// SCALER_TOPv2
module SCALER_TOPv2(
		input clk33_i,
		input rst_i,
		input [16:0] scal_i,
		input [4:0] scal_addr_i,
		input scal_rd_i,
		output [15:0] scal_dat_o,
		output [15:0] refpulse_cnt_o
    );
	wire update_scalers;
	SCALER_CLOCK_v2 u_clk(.clk33_i(clk33_i),
								 .rst_i(rst_i),
								 .khz_clk_o(update_scalers));
	wire [15:0] scaler_data_out[31:0];
	reg [1:0] ref_pulse_reg;
	reg [15:0] ref_pulse_counter;
	reg [15:0] ref_pulse_count;
	reg [15:0] gated_scaler;
	wire [15:0] ref_pulse_in = {16{scal_i[0]}};
	always @(posedge clk33_i) begin
		if (rst_i) begin
			gated_scaler <= {16{1'b0}};
			ref_pulse_reg <= {2{1'b0}};
			ref_pulse_counter <= {16{1'b0}};
			ref_pulse_count <= {16{1'b0}};
		end else begin
			gated_scaler <= ref_pulse_in & scal_i[16:1];
			ref_pulse_reg <= {ref_pulse_reg[0],scal_i[0]};
			if (update_scalers) ref_pulse_counter <= {16{1'b0}};
			else if (ref_pulse_reg[0] && !ref_pulse_reg[1]) ref_pulse_counter <= ref_pulse_counter + 1;
			if (update_scalers) ref_pulse_count <= ref_pulse_counter;
		end
	end
	generate
		genvar trig, ant;
		for (trig=0;trig<4;trig=trig+1) begin : L1
			ANITA3_scaler #(.WIDTH(16),.PRESCALE(0)) u_l1_scaler(.clk_i(clk33_i),
																				  .rst_i(rst_i),
																				  .pps_i(update_scalers),
																				  .count_i(scal_i[1+trig]),
																				  .scaler_o(scaler_data_out[12+trig]));
			ANITA3_scaler #(.WIDTH(16),.PRESCALE(0)) u_l1_mon_scaler(.clk_i(clk33_i),
																				  .rst_i(rst_i),
																				  .pps_i(update_scalers),
																				  .count_i(gated_scaler[trig]),
																				  .scaler_o(scaler_data_out[28+trig]));
		end
		for (ant=0;ant<12;ant=ant+1) begin : ANT
			ANITA3_scaler #(.WIDTH(16),.PRESCALE(0)) u_ant_scaler(.clk_i(clk33_i),
																					.rst_i(rst_i),
																					.pps_i(update_scalers),
																					.count_i(scal_i[5+ant]),
																					.scaler_o(scaler_data_out[ant]));
			ANITA3_scaler #(.WIDTH(16),.PRESCALE(0)) u_ant_mon_scaler(.clk_i(clk33_i),
																					.rst_i(rst_i),
																					.pps_i(update_scalers),
																					.count_i(gated_scaler[4+ant]),
  ...
For scale: roughly 3200 flip-flops, about 0.13 mm^2 of cells after synthesis.
clock: 10.0 ns
lec_check: 0
abc_area: 1
cap_margin: 0
core_margin: 2
core_utilization: 40
gpl_routability_driven: 0
hold_slack_margin: -0.02
max_routing_layer: met4
place_density_lb_addon: 0.16
slew_margin: 20
run.sh (not shown) runs the stock make flow with config.mk's settings and CLKGATE_MAP_FILE=.
Edit:
ABC_AREA = unset   (was 1)
CAP_MARGIN = 20   (was 0)
CORE_UTILIZATION = 68   (was 40)
CTS_CLUSTER_SIZE = 34   (was unset)
GPL_ROUTABILITY_DRIVEN = unset   (was 0)
HOLD_SLACK_MARGIN = unset   (was -0.02)
MAX_ROUTING_LAYER = unset   (was met4)
PLACE_DENSITY_LB_ADDON = unset   (was 0.16)
SETUP_SLACK_MARGIN = 0.9   (was unset)
clock period = 3.9 ns   (was 10.0 ns; I/O delays follow)
The new run finished clean.
First-iteration DRC count rises by 46%.
Wire length rises by 8.9%.
Sequential power rises to 2.6 times its value.
Register-to-register slack got worse by 5.5 ns.
Power rises by 150%.
Sequential share of layout area rises by 0.66 points.
Die size falls by 43%.
Design area falls by 1.1%.
Synthesized area falls by 3.3%.
Via count falls by 11%.
Worst setup slack got worse by 5.0 ns.

* * *

Setup of juniper:
Starting RTL as in the previous note.
==> flow/config.mk <==
export PLATFORM = sky130hd
export DESIGN_NAME = SCALER_TOPv2
export DESIGN_NICKNAME = SCALER_TOPv2
export VERILOG_FILES = /design/flow/design.v
export SDC_FILE = /design/flow/constraint.sdc
export NUM_CORES = 4
export LEC_CHECK = 0
export ABC_AREA = 1
export CAP_MARGIN = 20
export CORE_MARGIN = 2
export CORE_UTILIZATION = 72
export CTS_CLUSTER_DIAMETER = 393
export CTS_CLUSTER_SIZE = 15
export PLACE_DENSITY_LB_ADDON = 0.08
export SETUP_SLACK_MARGIN = 0.49
export SLEW_MARGIN = 20
==> flow/constraint.sdc <==
create_clock -name core_clock -period 3.03 [get_ports {clk33_i}]
set_input_delay 0.6060 -clock core_clock [delete_from_list [all_inputs] [get_ports {clk33_i}]]
set_output_delay 0.6060 -clock core_clock [all_outputs]
set_load 0.01 [all_outputs]
juniper: PASS, flow complete, no timing, DRC or antenna violations
Input-level comparison between tundra and juniper:
- a change of SETUP_SLACK_MARGIN from 0.49 to 1.13
- a deleted PLACE_DENSITY_LB_ADDON that had been 0.08
- a deleted CTS_CLUSTER_SIZE that had been 15
- a deleted CTS_CLUSTER_DIAMETER that had been 393
- a deleted ABC_AREA that had been 1
- a change of CORE_UTILIZATION from 72 to 70
- an added PLACE_DENSITY of 0.6
- a change of the clock period (ns, I/O delays scaled along) from 3.03 to 4.4
juniper: no failed stages, no open violations at the end
The flow completed for tundra, but it is not clean: the layout still shows max-capacitance violations, max-slew violations.
Wire length after detailed routing: tundra > juniper
tundra vs. juniper: sequential area share after synthesis rose 2.2 points, storage element area about even, total die size fell about 0.54%, maximum achievable frequency fell 40%, clock buffer count rose 74.
Lower final-layout worst hold slack among juniper and tundra: juniper
### tundra -> garnet
- swapping 2 for 7 in CORE_MARGIN
- clearing SETUP_SLACK_MARGIN, which used to be 1.13
- putting PLACE_DENSITY_LB_ADDON at 0.16 where nothing was set
- clearing PLACE_DENSITY, which used to be 0.6
- putting CTS_CLUSTER_DIAMETER at 226 where nothing was set
- putting MAX_ROUTING_LAYER at met5 where nothing was set
- putting CTS_CLUSTER_SIZE at 12 where nothing was set
- putting CELL_PAD_IN_SITES_GLOBAL_PLACEMENT at 1 where nothing was set
- swapping 70 for 40 in CORE_UTILIZATION
- swapping 20 for 0 in SLEW_MARGIN
- swapping 20 for 0 in CAP_MARGIN
- putting ABC_AREA at 1 where nothing was set
- putting GPL_ROUTABILITY_DRIVEN at 0 where nothing was set
- swapping 4.4 for 10.0 in the clock period (ns, I/O delays scaled along)
==> results <==
- garnet finished end to end and its layout was clean on timing, DRC and antenna.
- Going from tundra to garnet, global routing usage summed across all routing layers went down, part of the power in combinational logic up 0.6 points, worst endpoint data arrival time went up by 0.44 ns, routed length per instance moved down.
Power is estimated from default activity; no workload was simulated.
